## array_mult_top
module array_mult_top (
    input             clk,
    input      [15:0] a,
    input      [15:0] b,
    output reg [31:0] p
);
Size: about 680 cells after synthesis, ~64 flip-flops, about 65 I/O pins, about 8200 um^2 of cells after synthesis.
make LEC_CHECK=0 CAP_MARGIN=20 CORE_MARGIN=2 CORE_UTILIZATION=72 CTS_CLUSTER_SIZE=14 PLACE_DENSITY_LB_ADDON=0.03 SETUP_SLACK_MARGIN=2.75 SLEW_MARGIN=20 TNS_END_PERCENT=5 finish   # period 20.0 ns
run.sh (not shown) runs the stock make flow with config.mk's settings and CLKGATE_MAP_FILE=.
The baseline finished clean.
Rerun with:
Settings changed: CORE_UTILIZATION 72 to 40, CTS_CLUSTER_SIZE 14 to not set, PLACE_DENSITY set to 0.6, PLACE_DENSITY_LB_ADDON 0.03 to not set, SETUP_SLACK_MARGIN 2.75 to not set, TNS_END_PERCENT 5 to not set.
Effect: The new run finished clean; count of clock-buffer cells in the layout climbs by 1; area after synthesis is unchanged; die size grows by 77%.
Rerun with:
Settings changed: CELL_PAD_IN_SITES_DETAIL_PLACEMENT set to 2, CORE_ASPECT_RATIO set to 1.18, PLACE_DENSITY 0.6 to not set, SLEW_MARGIN 20 to 30, TNS_END_PERCENT set to 10.
Outcome: The new run finished with setup timing left. Clock skew increases by 0.0033 ns. Non-clock buffer count increases by 3. Die size is about the same. Critical path depth drops by 6.
Rerun with:
Settings changed: ABC_AREA set to 1, CAP_MARGIN 20 to 35, CELL_PAD_IN_SITES_GLOBAL_PLACEMENT set to 3, CORE_ASPECT_RATIO 1.18 to not set, CTS_CLUSTER_SIZE set to 98, MAX_ROUTING_LAYER set to met4, PLACE_DENSITY set to 0.56, SETUP_SLACK_MARGIN set to 0.73, SLEW_MARGIN 30 to 40, TNS_END_PERCENT 10 to not set.
What happened:
- Now the flow completed with no timing, DRC or antenna violations
- final cell count rises by 25%
- maximum frequency rises by about 3.7%
- die area rises by 7.8%
- global-route usage falls by 5.1 points

---

== raven ==
array_mult_top again, from the RTL that the note above started with.
make LEC_CHECK=0 ABC_AREA=1 CAP_MARGIN=20 CORE_MARGIN=2 CORE_UTILIZATION=72 CTS_CLUSTER_SIZE=10 PLACE_DENSITY=0.38 SETUP_SLACK_MARGIN=2.58 SLEW_MARGIN=20 TNS_END_PERCENT=20 finish   # period 10.9 ns
Ran to the end and failed final checks on negative setup slack: raven.
The inputs of fjord differ from those of raven as listed below.
# raven
export LEC_CHECK = 0
export ABC_AREA = 1
export CAP_MARGIN = 20
export CORE_MARGIN = 2
export CORE_UTILIZATION = 72
export CTS_CLUSTER_SIZE = 10
export PLACE_DENSITY = 0.38
export SETUP_SLACK_MARGIN = 2.58
export SLEW_MARGIN = 20
export TNS_END_PERCENT = 20
create_clock -name core_clock -period 10.9 [get_ports {clk}]
# fjord
export LEC_CHECK = 0
export CAP_MARGIN = 20
export CORE_MARGIN = 2
export CORE_UTILIZATION = 40
export PLACE_DENSITY = 0.6
export SLEW_MARGIN = 20
create_clock -name core_clock -period 20.4 [get_ports {clk}]
The flow did not stop early for fjord: all stages ran, and the layout cleared the timing, DRC and antenna checks.
Delta (fjord minus raven): detailed placer's ending HPWL lower; worst hold slack increased 0.018 ns; core area grew by about 70%; cell count in the Yosys report fell by 256.
Gate count of the mapped netlist in fjord is 256 below raven.
fjord vs raven: highest attainable clock frequency down by a few percent
Comparing fjord and raven, the higher routed wire length was measured on raven.
fjord vs raven: via count of the first global-routing pass down by more than 10%
The inputs of sierra differ from those of fjord as listed below.
# fjord
export LEC_CHECK = 0
export CAP_MARGIN = 20
export CORE_MARGIN = 2
export CORE_UTILIZATION = 40
export PLACE_DENSITY = 0.6
export SLEW_MARGIN = 20
create_clock -name core_clock -period 20.4 [get_ports {clk}]
# sierra
export LEC_CHECK = 0
export CAP_MARGIN = 20
export CORE_MARGIN = 2
export CORE_UTILIZATION = 59
export SETUP_SLACK_MARGIN = 2.76
export SLEW_MARGIN = 20
create_clock -name core_clock -period 13.6 [get_ports {clk}]
## What came out
[flow] sierra | stages: complete | final checks: fail | reason: negative setup slack
Count of buffering cells on the critical path with inverters included: lower on sierra
Compared with fjord, in sierra period utilization went up 42 points; final non-filler cell area went up 470 sq um; worst-path maximum fanout went down 5; net total in the final layout went up 2.2%; number of instances in the placed design went down 7.3%.
Taking fjord as the reference, in sierra met2 routing resource usage after global routing increased 17 points, signed area change from the synthesized netlist to the final layout up 5.7 points, utilization saw an increase.
Summary of sierra over fjord: final worst-path setup slack moved down.
Here is what was changed in the inputs of willow compared with sierra.
# sierra
export LEC_CHECK = 0
export CAP_MARGIN = 20
export CORE_MARGIN = 2
export CORE_UTILIZATION = 59
export SETUP_SLACK_MARGIN = 2.76
export SLEW_MARGIN = 20
create_clock -name core_clock -period 13.6 [get_ports {clk}]
# willow
export LEC_CHECK = 0
export CAP_MARGIN = 20
export CORE_MARGIN = 2
export CORE_UTILIZATION = 71
export CTS_CLUSTER_SIZE = 32
export SLEW_MARGIN = 20
create_clock -name core_clock -period 16.1 [get_ports {clk}]
--- outcome ---
In willow the implementation completed, yet the final layout does not meet the checks, the culprit being negative setup slack. Diff sierra -> willow: reg2reg setup slack rose by 2.41 ns; met1 track demand over resource rose by 4.5 points; number of vias after detailed routing rose by 132. In the metrics for willow and sierra, the one carrying the higher maximum operating frequency is sierra. Worst relative slew slack in willow is 8.3 points below sierra. sierra has a higher final area than willow. Sort willow and sierra by floorplan row count, ascending, and willow comes first. Measured against each other, willow and sierra differ in count of clock-buffer cells in the layout, the lower figure coming from willow.

---

== red ==
array_mult_top again, from the RTL that the note above started with.
clock: 25.9 ns
lec_check: 0
cap_margin: 10
cell_pad_in_sites_detail_placement: 2
core_aspect_ratio: 1.18
core_margin: 2
core_utilization: 15
cts_cluster_diameter: 384
cts_cluster_size: 74
max_routing_layer: met4
min_routing_layer: met1
slew_margin: 15
tns_end_percent: 10
No stage failed in red, and the final checks on the layout all came back clean.
The following lists how blue was set up differently from red:
- a deleted CELL_PAD_IN_SITES_DETAIL_PLACEMENT that had been 2
- a deleted MIN_ROUTING_LAYER that had been met1
- a change of CORE_UTILIZATION from 15 to 18
- a deleted CORE_ASPECT_RATIO that had been 1.18
- a deleted CTS_CLUSTER_SIZE that had been 74
- a deleted TNS_END_PERCENT that had been 10
- a change of CAP_MARGIN from 10 to 20
- an added PLACE_DENSITY of 0.6
- a change of SLEW_MARGIN from 15 to 20
- a deleted MAX_ROUTING_LAYER that had been met4
- a deleted CTS_CLUSTER_DIAMETER that had been 384
- a change of the clock period (ns, I/O delays scaled along) from 25.9 to 24.6
[summary]
Setup slack: blue less than red
blue against red: hold buffer count at cts ~0 delta; floorplan core area -9000 um^2; hold slack -52 ps; detailed-route wire length -36%; routed wirelength normalized by instance count -4.4 um.
As far as number of buffer and inverter stages on the critical path goes, red and blue are indistinguishable; the numbers are identical.
blue vs red, share of the core filled with cells went up by 3.3 points.
red tops out at a lower clock frequency than blue.
blue finished end to end and its layout was clean on timing, DRC and antenna.
Inputs modified between blue and green:
- SETUP_SLACK_MARGIN now 1.6, previously not set
- CORE_UTILIZATION now 66, was 18
- PLACE_DENSITY no longer set, was 0.6
- the clock period (ns, I/O delays scaled along) now 9.2, was 24.6
--- outcome ---
- Finished, but not clean: green, with setup timing.
- Number of vias after detailed routing ended up 6.6% higher on green than on blue.
- Summary of green over blue: clock network area share shows a reduction of 0.19 points, number of buffers inserted by post-CTS setup repair shows an increase of 2, total placed cells including tap cells shows a reduction of 32%.
- Footprint of the multi-input gates in green vs blue: up 8.4%
- NOTE wire length of the first global-routing pass blue->green increased slightly
- Diff blue -> green: placed standard-cell area went up 0.69%, worst slew margin relative to its limit now sits at about the same level.
- Worst-skew pair later-pin latency delta (green -> blue): insignificant
- green ends up with higher multi-input gate share of the layout cell area than blue does.
- The final reports for green and blue show design area higher in the former.

---

P:
array_mult_top again, from the RTL that the note above started with.
Settings: LEC_CHECK=0, CAP_MARGIN=20, CORE_MARGIN=2, CORE_UTILIZATION=72, CTS_CLUSTER_DIAMETER=397, CTS_CLUSTER_SIZE=32, PLACE_DENSITY=0.35, SETUP_SLACK_MARGIN=-1.61, SLEW_MARGIN=20; clock period 16.1 ns.
P ran in full, but the layout does not pass; the checks complain about negative setup slack.
### P -> Q
- setting TNS_END_PERCENT to 40 for the first time
- changing CTS_CLUSTER_DIAMETER from 397 to 203
- changing SETUP_SLACK_MARGIN from -1.61 to 4.62
- removing PLACE_DENSITY (formerly 0.35)
- setting PLACE_DENSITY_LB_ADDON to 0.01 for the first time
- setting ABC_AREA to 1 for the first time
- changing CTS_CLUSTER_SIZE from 32 to 76
As for a clean layout from Q and P, there is none.
Q -> stages 100% | layout checks FAIL | negative setup slack
P completed end to end; final checks failed (negative setup slack).
When the final numbers for Q and P were put side by side, the mean routed wirelength per cell turned out to be greater in P.
Compared with P, Q shows a final RePlAce weighted congestion that is 0.035 higher.
The synthesized cell count in Q is 1.4 times that in P.
Changes observed in Q relative to P: chip area estimate from yosys synthesis shows an increase of 8.1%, sequential portion of the cell area went down 0.47 points, width of the die went up, first-pass GRT wire length now sits higher, final non-filler cell total shows an increase of about 26%.
Input-level comparison between R and Q:
- CTS_CLUSTER_SIZE: 76 -> unset
- CTS_CLUSTER_DIAMETER: 203 -> unset
- TNS_END_PERCENT: 40 -> 20
- PLACE_DENSITY: unset -> 0.38
- ABC_AREA: 1 -> 0
- PLACE_DENSITY_LB_ADDON: 0.01 -> unset
- SETUP_SLACK_MARGIN: 4.62 -> unset
- the clock period (ns, I/O delays scaled along): 16.1 -> 10.9
[flow] R | stages: complete | final checks: fail | reason: negative setup slack
Final worst setup slack: R worse than Q
In R the setup violation total in the final timing report turned out 10 higher than in Q.
Diff R and Q: overall via count from detail_route higher in Q
R vs Q, post-route minimum period went up by 110 ps.
Edits applied to the flow inputs when going from R to S:
- PLACE_DENSITY changed from 0.38 to 0.6
- ABC_AREA changed from 0 to 1
- TNS_END_PERCENT removed (was 20)
- the clock period (ns, I/O delays scaled along) changed from 10.9 to 18.9
## What came out
- S reports a higher yosys stat cell total than R does.
- Between S and R, it is S whose fraction of the cycle the final worst path needs is lower, by 74 points.
- In terms of summed area of non-filler cells in the final layout, R and S differ only marginally.
- Every stage of S finished as expected; the final checks, on the other hand, flagged negative setup slack, which means the layout fails.

---

array_mult_top again, from the RTL that the note above started with.
## array_mult_top
module array_mult_top (
    input             clk,
    input      [15:0] a,
    input      [15:0] b,
    output reg [31:0] p
);
make LEC_CHECK=0 CAP_MARGIN=20 CELL_PAD_IN_SITES_GLOBAL_PLACEMENT=3 CORE_ASPECT_RATIO=1.36 CORE_MARGIN=8 CORE_UTILIZATION=33 CTS_CLUSTER_DIAMETER=171 CTS_CLUSTER_SIZE=28 GPL_ROUTABILITY_DRIVEN=0 PLACE_DENSITY_LB_ADDON=0.04 SETUP_SLACK_MARGIN=-0.63 SLEW_MARGIN=20 TNS_END_PERCENT=10 finish   # period 20.0 ns
Change:
ABC_AREA = 1   (was unset)
CELL_PAD_IN_SITES_GLOBAL_PLACEMENT = unset   (was 3)
CORE_ASPECT_RATIO = 0.5   (was 1.36)
CORE_MARGIN = 2   (was 8)
CORE_UTILIZATION = 62   (was 33)
CTS_CLUSTER_DIAMETER = 322   (was 171)
CTS_CLUSTER_SIZE = 100   (was 28)
GPL_ROUTABILITY_DRIVEN = unset   (was 0)
GPL_TIMING_DRIVEN = 1   (was unset)
PLACE_DENSITY_LB_ADDON = 0.3   (was 0.04)
SETUP_SLACK_MARGIN = unset   (was -0.63)
TNS_END_PERCENT = 20   (was 10)
=>
- setup slack is better by 79 ps
- sequential share of layout area is lower by 0.51 points
- cell area grows by about 4%
- register-to-register slack is better by 80 ps
- die area is lower by 49%
- count of clock-buffer cells in the layout is lower by 3
- global-route usage increases by 12 points
Change:
ABC_AREA = unset   (was 1)
CORE_ASPECT_RATIO = 1.36   (was 0.5)
CORE_MARGIN = 8   (was 2)
CORE_UTILIZATION = 33   (was 62)
CTS_CLUSTER_DIAMETER = 171   (was 322)
CTS_CLUSTER_SIZE = 28   (was 100)
GPL_TIMING_DRIVEN = unset   (was 1)
PLACE_DENSITY_LB_ADDON = 0.04   (was 0.3)
SETUP_SLACK_MARGIN = -0.63   (was unset)
TNS_END_PERCENT = 10   (was 20)
Outcome:
- register-to-register slack got worse by 60 ps
- utilization drops by 32 points
- design area drops by about 4%
- count of clock-buffer cells in the layout climbs by 2
- setup slack got worse by 63 ps
- wire length drops by 15%
- cell count drops by about 10%
- global-route usage drops by 12 points
- via count drops by 18%
- die area climbs by about 100%
Change:
ABC_AREA = 1   (was unset)
CORE_ASPECT_RATIO = unset   (was 1.36)
CORE_MARGIN = 2   (was 8)
CORE_UTILIZATION = 53   (was 33)
CTS_CLUSTER_DIAMETER = 322   (was 171)
CTS_CLUSTER_SIZE = 100   (was 28)
GPL_TIMING_DRIVEN = 0   (was unset)
PLACE_DENSITY = 0.6   (was unset)
PLACE_DENSITY_LB_ADDON = unset   (was 0.04)
SETUP_SLACK_MARGIN = unset   (was -0.63)
TNS_END_PERCENT = 20   (was 10)
- setup slack gets better by 370 ps
- synthesized area is higher by about 8%
- clock-buffer cell count is lower by 2
- fmax is higher by about 2%
- first-iteration DRC count is higher to 4.7 times its value
- via count is higher by about 20%
- die size is lower by about 40%
- hold slack gets worse by 53 ps
- register-to-register slack gets better by 370 ps
Change:
ABC_AREA = unset   (was 1)
CELL_PAD_IN_SITES_DETAIL_PLACEMENT = 2   (was unset)
CORE_ASPECT_RATIO = 1.18   (was unset)
CORE_UTILIZATION = 40   (was 53)
CTS_CLUSTER_DIAMETER = 274   (was 322)
CTS_CLUSTER_SIZE = 74   (was 100)
GPL_TIMING_DRIVEN = unset   (was 0)
MIN_ROUTING_LAYER = met2   (was unset)
PLACE_DENSITY = unset   (was 0.6)
SLEW_MARGIN = 30   (was 20)
TNS_END_PERCENT = 10   (was 20)
The changed run finished with negative setup slack left.
Setup slack loses 790 ps.
Core utilization fell by 16 points.
Routed wire length rose by 59%.

---

== job 5533 ==
array_mult_top again, from the RTL that the note above started with.
==> flow/config.mk <==
export PLATFORM = sky130hd
export DESIGN_NAME = array_mult_top
export DESIGN_NICKNAME = array_mult_top
export VERILOG_FILES = /design/flow/design.v
export SDC_FILE = /design/flow/constraint.sdc
export NUM_CORES = 4
export LEC_CHECK = 0
export ABC_AREA = 1
export CAP_MARGIN = 20
export CORE_MARGIN = 2
export CORE_UTILIZATION = 72
export CTS_CLUSTER_DIAMETER = 364
export PLACE_DENSITY_LB_ADDON = 0.01
export SETUP_SLACK_MARGIN = -0.82
export SLEW_MARGIN = 20
export TNS_END_PERCENT = 40
==> flow/constraint.sdc <==
create_clock -name core_clock -period 16.1 [get_ports {clk}]
set_input_delay 3.2200 -clock core_clock [delete_from_list [all_inputs] [get_ports {clk}]]
set_output_delay 3.2200 -clock core_clock [all_outputs]
set_load 0.01 [all_outputs]
Job 5533 finished every stage; the final checks, however, were not passed, the failures being setup timing.
#### Input delta (job 7892 over job 5533)
# job 5533
export LEC_CHECK = 0
export ABC_AREA = 1
export CAP_MARGIN = 20
export CORE_MARGIN = 2
export CORE_UTILIZATION = 72
export CTS_CLUSTER_DIAMETER = 364
export PLACE_DENSITY_LB_ADDON = 0.01
export SETUP_SLACK_MARGIN = -0.82
export SLEW_MARGIN = 20
export TNS_END_PERCENT = 40
create_clock -name core_clock -period 16.1 [get_ports {clk}]
# job 7892
export LEC_CHECK = 0
export ABC_AREA = 1
export CAP_MARGIN = 20
export CORE_MARGIN = 2
export CORE_UTILIZATION = 68
export PLACE_DENSITY = 0.6
export SLEW_MARGIN = 20
create_clock -name core_clock -period 24.6 [get_ports {clk}]
==> results <==
Job 7892 | status: complete | timing, DRC, antenna: pass. No crash in job 5533: every stage finished, but the layout fails its final checks due to setup timing. Measured against each other, job 5533 and job 7892 differ in via count, the lower figure coming from job 7892. Relative to job 5533, non-clock buffer count has decreased by 26% in job 7892. As of job 7892, die span in x had risen by a few percent compared to job 5533. | worst setup slack | higher: job 7892 |. HPWL reported at the end of detailed placement improves in job 7892 relative to job 5533.
## Diff of input files: job 6886 against job 7892
# job 7892
export LEC_CHECK = 0
export ABC_AREA = 1
export CAP_MARGIN = 20
export CORE_MARGIN = 2
export CORE_UTILIZATION = 68
export PLACE_DENSITY = 0.6
export SLEW_MARGIN = 20
create_clock -name core_clock -period 24.6 [get_ports {clk}]
# job 6886
export LEC_CHECK = 0
export ABC_AREA = 1
export CAP_MARGIN = 20
export CORE_MARGIN = 2
export CORE_UTILIZATION = 71
export CTS_CLUSTER_DIAMETER = 206
export PLACE_DENSITY_LB_ADDON = 0.06
export SLEW_MARGIN = 20
create_clock -name core_clock -period 16.1 [get_ports {clk}]
==> results <==
- STATUS run=job 6886 STAGES=ALL_DONE FINAL_CHECKS=FAILED CAUSE=setup timing
- Job 6886 vs. job 7892: global-route track usage on met1 rose 7.8 points; accumulated negative setup slack fell 14.05 ns.
- Delta(count of filler cells inserted in the layout, job 6886 - job 7892) < 0
- In job 6886 the sum of routed wire segments on met1 turned out 17% higher than in job 7892.
Setup changes, job 6886 to job 6770
# job 6886
export LEC_CHECK = 0
export ABC_AREA = 1
export CAP_MARGIN = 20
export CORE_MARGIN = 2
export CORE_UTILIZATION = 71
export CTS_CLUSTER_DIAMETER = 206
export PLACE_DENSITY_LB_ADDON = 0.06
export SLEW_MARGIN = 20
create_clock -name core_clock -period 16.1 [get_ports {clk}]
# job 6770
export LEC_CHECK = 0
export CAP_MARGIN = 20
export CORE_MARGIN = 2
export CORE_UTILIZATION = 58
export SLEW_MARGIN = 20
create_clock -name core_clock -period 11.0 [get_ports {clk}]
[summary]
- When the final numbers for job 6886 and job 6770 were put side by side, the global-route usage turned out to be greater in job 6886.
- Delta(horizontal die dimension, job 6770 - job 6886) > 0
- Row number of resized instances in the post-cts repair step: job 6770 lower / job 6886 higher
- Clock latency at the later pin of the worst-skew pair, job 6886 and job 6770: higher on job 6886
- Job 6886 leaves more setup margin than job 6770.
- [compare] base=job 6886 new=job 6770: data arrival time of the critical path went down by 0.02 ns; routed wire length now sits lower.
- For the initial core utilization, job 6770 came in 14 points lower than job 6886 did.
- [job 6770] layout-stage area growth over the synthesis result rose 5.4 points relative to job 6886
- In job 6770 the implementation ran to completion but is not tape-out ready, as the final checks report setup timing.
- Job 6770 gives less number of iterations in the first detailed-routing pass than job 6886 did.
